==> trial 83: inputs <==
==> flow/design.v <==
 module ADDER_TREE#(parameter DATA_IN_WIDTH = 8,DATA_OUT_WIDTH = 16)
							(clk,rst_n,ena,data_in1,data_in2,data_out,done,	pipe
							);
 input clk,rst_n,ena;
 input [DATA_IN_WIDTH - 1:0] data_in1,data_in2;
 output [DATA_OUT_WIDTH:0] data_out;
 output done;
 reg signed done;
 reg signed [DATA_OUT_WIDTH:0] data_out;
output [6:0] pipe;
reg signed [6:0] pipe;
wire data_in2_b0,data_in2_b1,data_in2_b2,data_in2_b3,data_in2_b4,data_in2_b5,data_in2_b6,data_in2_b7;
wire [DATA_IN_WIDTH - 1:0] M_wire0,M_wire1,M_wire2,M_wire3,M_wire4,M_wire5,M_wire6,M_wire7;
reg signed  [DATA_IN_WIDTH - 1:0] M_reg0,M_reg1,M_reg2,M_reg3,M_reg4,M_reg5,M_reg6,M_reg7;
reg signed  [DATA_IN_WIDTH:0] M_reg_ls1_0,M_reg_ls1_1,M_reg_ls1_2,M_reg_ls1_3,M_reg_ls1_4,M_reg_ls1_5,M_reg_ls1_6,M_reg_ls1_7;
reg signed  [DATA_IN_WIDTH + 1:0] Adder_reg1_0,Adder_reg1_1,Adder_reg1_2,Adder_reg1_3;
reg signed  [DATA_IN_WIDTH + 3:0] Adder_reg1_ls2_0,Adder_reg1_ls2_1,Adder_reg1_ls2_2,Adder_reg1_ls2_3,Adder_reg2_0,Adder_reg2_1;
reg signed  [DATA_IN_WIDTH + DATA_IN_WIDTH - 1:0] Adder_reg2_ls4_0,Adder_reg2_ls4_1;
reg signed  [DATA_IN_WIDTH + DATA_IN_WIDTH - 1:0] Adder_reg3_1;
assign data_in2_b0 = data_in2[0];
assign data_in2_b1 = data_in2[1];
assign data_in2_b2 = data_in2[2];
assign data_in2_b3 = data_in2[3];
assign data_in2_b4 = data_in2[4];
assign data_in2_b5 = data_in2[5];
assign data_in2_b6 = data_in2[6];
assign data_in2_b7 = data_in2[7];
assign M_wire0 = data_in2_b0 ? data_in1 : 0;
assign M_wire1 = data_in2_b1 ? data_in1 : 0;
assign M_wire2 = data_in2_b2 ? data_in1 : 0;
assign M_wire3 = data_in2_b3 ? data_in1 : 0;
assign M_wire4 = data_in2_b4 ? data_in1 : 0;
assign M_wire5 = data_in2_b5 ? data_in1 : 0;
assign M_wire6 = data_in2_b6 ? data_in1 : 0;
assign M_wire7 = data_in2_b7 ? data_in1 : 0;
always @(posedge clk or negedge rst_n)
  begin
    if(!rst_n)
	   begin
		   M_reg0 <= 0;
			M_reg1 <= 0;
			M_reg2 <= 0;
			M_reg3 <= 0;
			M_reg4 <= 0;
			M_reg5 <= 0;
			M_reg6 <= 0;
			M_reg7 <= 0;
			pipe[0] <= 0;
		end
	 else
	   begin
		  if(ena)
		    begin
			   M_reg0 <= M_wire0;
				M_reg1 <= M_wire1;
				M_reg2 <= M_wire2;
				M_reg3 <= M_wire3;
				M_reg4 <= M_wire4;
				M_reg5 <= M_wire5;
				M_reg6 <= M_wire6;
				M_reg7 <= M_wire7;
				pipe[0] <= 1;
			 end
		end
  end
always @(posedge clk or negedge rst_n)
  begin
    if(!rst_n)
	   begin
		   M_reg_ls1_0 <= 0;
			M_reg_ls1_1 <= 0;
			M_reg_ls1_2 <= 0;
			M_reg_ls1_3 <= 0;
			M_reg_ls1_4 <= 0;
			M_reg_ls1_5 <= 0;
			M_reg_ls1_6 <= 0;
			M_reg_ls1_7 <= 0;
			pipe[1] <= 0;
		end
	 else
	   begin
		  if(pipe[0])
		    begin
			   M_reg_ls1_0 <= M_reg0;
				M_reg_ls1_1 <= {M_reg1[7:0],1'b0};
				M_reg_ls1_2 <= M_reg2;
				M_reg_ls1_3 <= {M_reg3[7:0],1'b0};
				M_reg_ls1_4 <= M_reg4;
				M_reg_ls1_5 <= {M_reg5[7:0],1'b0};
				M_reg_ls1_6 <= M_reg6;
				M_reg_ls1_7 <= {M_reg7[7:0],1'b0};
				pipe[1] <= 1;
			 end
		end
  end
always @(posedge clk or negedge rst_n)
  begin
    if(!rst_n)
	   begin
		   Adder_reg1_0 <= 0;
			Adder_reg1_1 <= 0;
			Adder_reg1_2 <= 0;
			Adder_reg1_3 <= 0;
			pipe[2] <= 0;
		end
	 else
	   begin
		  if(pipe[1])
		    begin
			   Adder_reg1_0 <= M_reg_ls1_0 + M_reg_ls1_1;
				Adder_reg1_1 <= M_reg_ls1_2 + M_reg_ls1_3;
				Adder_reg1_2 <= M_reg_ls1_4 + M_reg_ls1_5;
				Adder_reg1_3 <= M_reg_ls1_6 + M_reg_ls1_7;
				pipe[2] <= 1;
			 end
		end
  end
always @(posedge clk or negedge rst_n)
  begin
    if(!rst_n)
	   begin
		   Adder_reg1_ls2_0 <= 0;
			Adder_reg1_ls2_1 <= 0;
			Adder_reg1_ls2_2 <= 0;
			Adder_reg1_ls2_3 <= 0;
			pipe[3] <= 0;
		end
	 else
	   begin
		  if(pipe[2])
		    begin
			   Adder_reg1_ls2_0 <= Adder_reg1_0;
				Adder_reg1_ls2_1 <= {Adder_reg1_1[9:0],2'b0};
				Adder_reg1_ls2_2 <= Adder_reg1_2;
				Adder_reg1_ls2_3 <= {Adder_reg1_3[9:0],2'b0};
				pipe[3] <= 1;
			 end
		end
  end
 always @(posedge clk or negedge rst_n)
  begin
    if(!rst_n)
	   begin
		   Adder_reg2_0 <= 0;
			Adder_reg2_1 <= 0;
			pipe[4] <= 0;
		end
	 else
	   begin
		  if(pipe[3])
		    begin
			   Adder_reg2_0 <= Adder_reg1_ls2_0 + Adder_reg1_ls2_1;
				Adder_reg2_1 <= Adder_reg1_ls2_2 + Adder_reg1_ls2_3;
				pipe[4] <= 1;
			 end
		end
  end
  always @(posedge clk or negedge rst_n)
  begin
    if(!rst_n)
	   begin
		   Adder_reg2_ls4_0 <= 0;
		   Adder_reg2_ls4_1 <= 0;
			pipe[5] <= 0;
		end
	 else
	   begin
		  if(pipe[4])
		    begin
				Adder_reg2_ls4_0 <= Adder_reg2_0;
				Adder_reg2_ls4_1 <= {Adder_reg2_1[11:0],4'b0};
				pipe[5] <= 1;
			 end
		end
  end
 always @(posedge clk or negedge rst_n)
  begin
    if(!rst_n)
	   begin
		   Adder_reg3_1 <= 0;
			pipe[6] <= 0;
		end
	 else
	   begin
		  if(pipe[5])
		    begin
			   Adder_reg3_1 <= Adder_reg2_ls4_0 + Adder_reg2_ls4_1;
				pipe[6] <= 1;
			 end
		end
  end
always @(posedge clk or negedge rst_n)
  begin
    if(!rst_n)
	   begin
		  data_out <= 0;
		  done <= 0; 
		end
	 else
	   begin
		  if(pipe[6])
		    begin
			  data_out <= Adder_reg3_1;
			  done <= 1'b1;
			 end
		end
  end
 endmodule 
==> flow/run.sh <==
#!/bin/bash
# the make line also repeats each setting of config.mk as NAME=value (left out here)
make -C /OpenROAD-flow-scripts/flow DESIGN_CONFIG=/design/flow/config.mk WORK_HOME=/design/flow/orfs CLKGATE_MAP_FILE= finish
==> flow/config.mk <==
export PLATFORM = sky130hd
export DESIGN_NAME = ADDER_TREE
export DESIGN_NICKNAME = ADDER_TREE
export VERILOG_FILES = /design/flow/design.v
export SDC_FILE = /design/flow/constraint.sdc
export NUM_CORES = 4
export LEC_CHECK = 0
export ABC_AREA = 1
export CAP_MARGIN = 20
export CORE_MARGIN = 2
export CORE_UTILIZATION = 72
export CTS_CLUSTER_DIAMETER = 395
export SLEW_MARGIN = 20
==> flow/constraint.sdc <==
create_clock -name core_clock -period 1.7 [get_ports {clk}]
set_input_delay 0.3400 -clock core_clock [delete_from_list [all_inputs] [get_ports {clk}]]
set_output_delay 0.3400 -clock core_clock [all_outputs]
set_load 0.01 [all_outputs]
==> build 91: changes against trial 83 <==
--- a/flow/config.mk
+++ b/flow/config.mk
@@ -6,8 +6,8 @@
 export NUM_CORES = 4
 export LEC_CHECK = 0
-export ABC_AREA = 1
 export CAP_MARGIN = 20
 export CORE_MARGIN = 2
-export CORE_UTILIZATION = 72
-export CTS_CLUSTER_DIAMETER = 395
+export CORE_UTILIZATION = 70
+export CTS_CLUSTER_SIZE = 36
+export SETUP_SLACK_MARGIN = 0.72
 export SLEW_MARGIN = 20
==> flow/constraint.sdc (replaced) <==
create_clock -name core_clock -period 2.67 [get_ports {clk}]
set_input_delay 0.5340 -clock core_clock [delete_from_list [all_inputs] [get_ports {clk}]]
set_output_delay 0.5340 -clock core_clock [all_outputs]
set_load 0.01 [all_outputs]
==> build 70: changes against trial 83 <==
--- a/flow/config.mk
+++ b/flow/config.mk
@@ -10,4 +10,7 @@
 export CORE_MARGIN = 2
 export CORE_UTILIZATION = 72
-export CTS_CLUSTER_DIAMETER = 395
+export CTS_CLUSTER_DIAMETER = 91
+export CTS_CLUSTER_SIZE = 14
+export PLACE_DENSITY_LB_ADDON = 0.06
+export SETUP_SLACK_MARGIN = 0.3
 export SLEW_MARGIN = 20
==> flow/constraint.sdc (replaced) <==
create_clock -name core_clock -period 1.8 [get_ports {clk}]
set_input_delay 0.3600 -clock core_clock [delete_from_list [all_inputs] [get_ports {clk}]]
set_output_delay 0.3600 -clock core_clock [all_outputs]
set_load 0.01 [all_outputs]
==> notes <==
- Trial 83 completed and failed the layout checks on setup timing. Build 70 finished clean. Build 91 finished with timing, DRC and antenna clean.
- The lowest sequential share of layout area belongs to build 70, the highest to build 91.
- Final cell count is about the same in build 70 and trial 83.
- Between build 70 and trial 83, the lower fmax is in trial 83 (gap 1.0%, measured against trial 83).
- The highest first-iteration DRC count belongs to build 70, the lowest to build 91.
- Against trial 83, the non-clock buffer count of build 70 is higher by 24.
- Clock power, lowest first: build 91, build 70, trial 83.
- Power, highest first: trial 83, build 70, build 91.
- Cell area, highest first: build 70, trial 83, build 91.
- In synthesized cell count, trial 83 and build 70 do not differ.
- Against build 70, the worst hold slack of build 91 is higher by 250 ps.
==> figures <==
metric                                                         trial 83    build 70    build 91
Result of the run                                       failed layout checks  timing/DRC/antenna clean  timing/DRC/antenna clean
Layout check failures                                      setup timing           -           -
Post-route standard cell area excluding fillers               15990 um2   16580 um2   15730 um2
Area of the mapped netlist                                    13740 um2   13740 um2   13520 um2
Clock-net power                                                 6.82 mW     4.86 mW     4.51 mW
Power in combinational cells                                    6.01 mW     7.46 mW     3.66 mW
Via count of the first global-routing pass                        11340       11310        8631
Synth Instances                                                    1631        1631        1124
Highest cell delay on the worst timing path                      390 ps      380 ps      390 ps
CP Max Fanout                                                         2           3           3
DIE AREA                                                      20200 um2   20200 um2   20440 um2
Final Instance Count excl. Fillers                                 1968        1965        1465
Post-synthesis xor/xnor area fraction                          0.009565    0.009565     0.02073
Synthesized Nets                                                   1718        1718        1211
Metal-1 WL                                                     12.84 mm    13.97 mm    11.67 mm
Cells on Worst Hold Path                                              3           3           1
Core area                                                     18710 um2   18710 um2   18830 um2
Per-cell via count in the routed design                           5.722       6.119       5.859
Total sequential power                                          9.32 mW     9.06 mW     5.98 mW
Worst path arrival time                                         2240 ps     2170 ps     2450 ps
Inverter count of the layout excluding clock inverters              178         178          78
Filler instances                                                   1033         814        1045
Power and IR drop assume default switching activity.
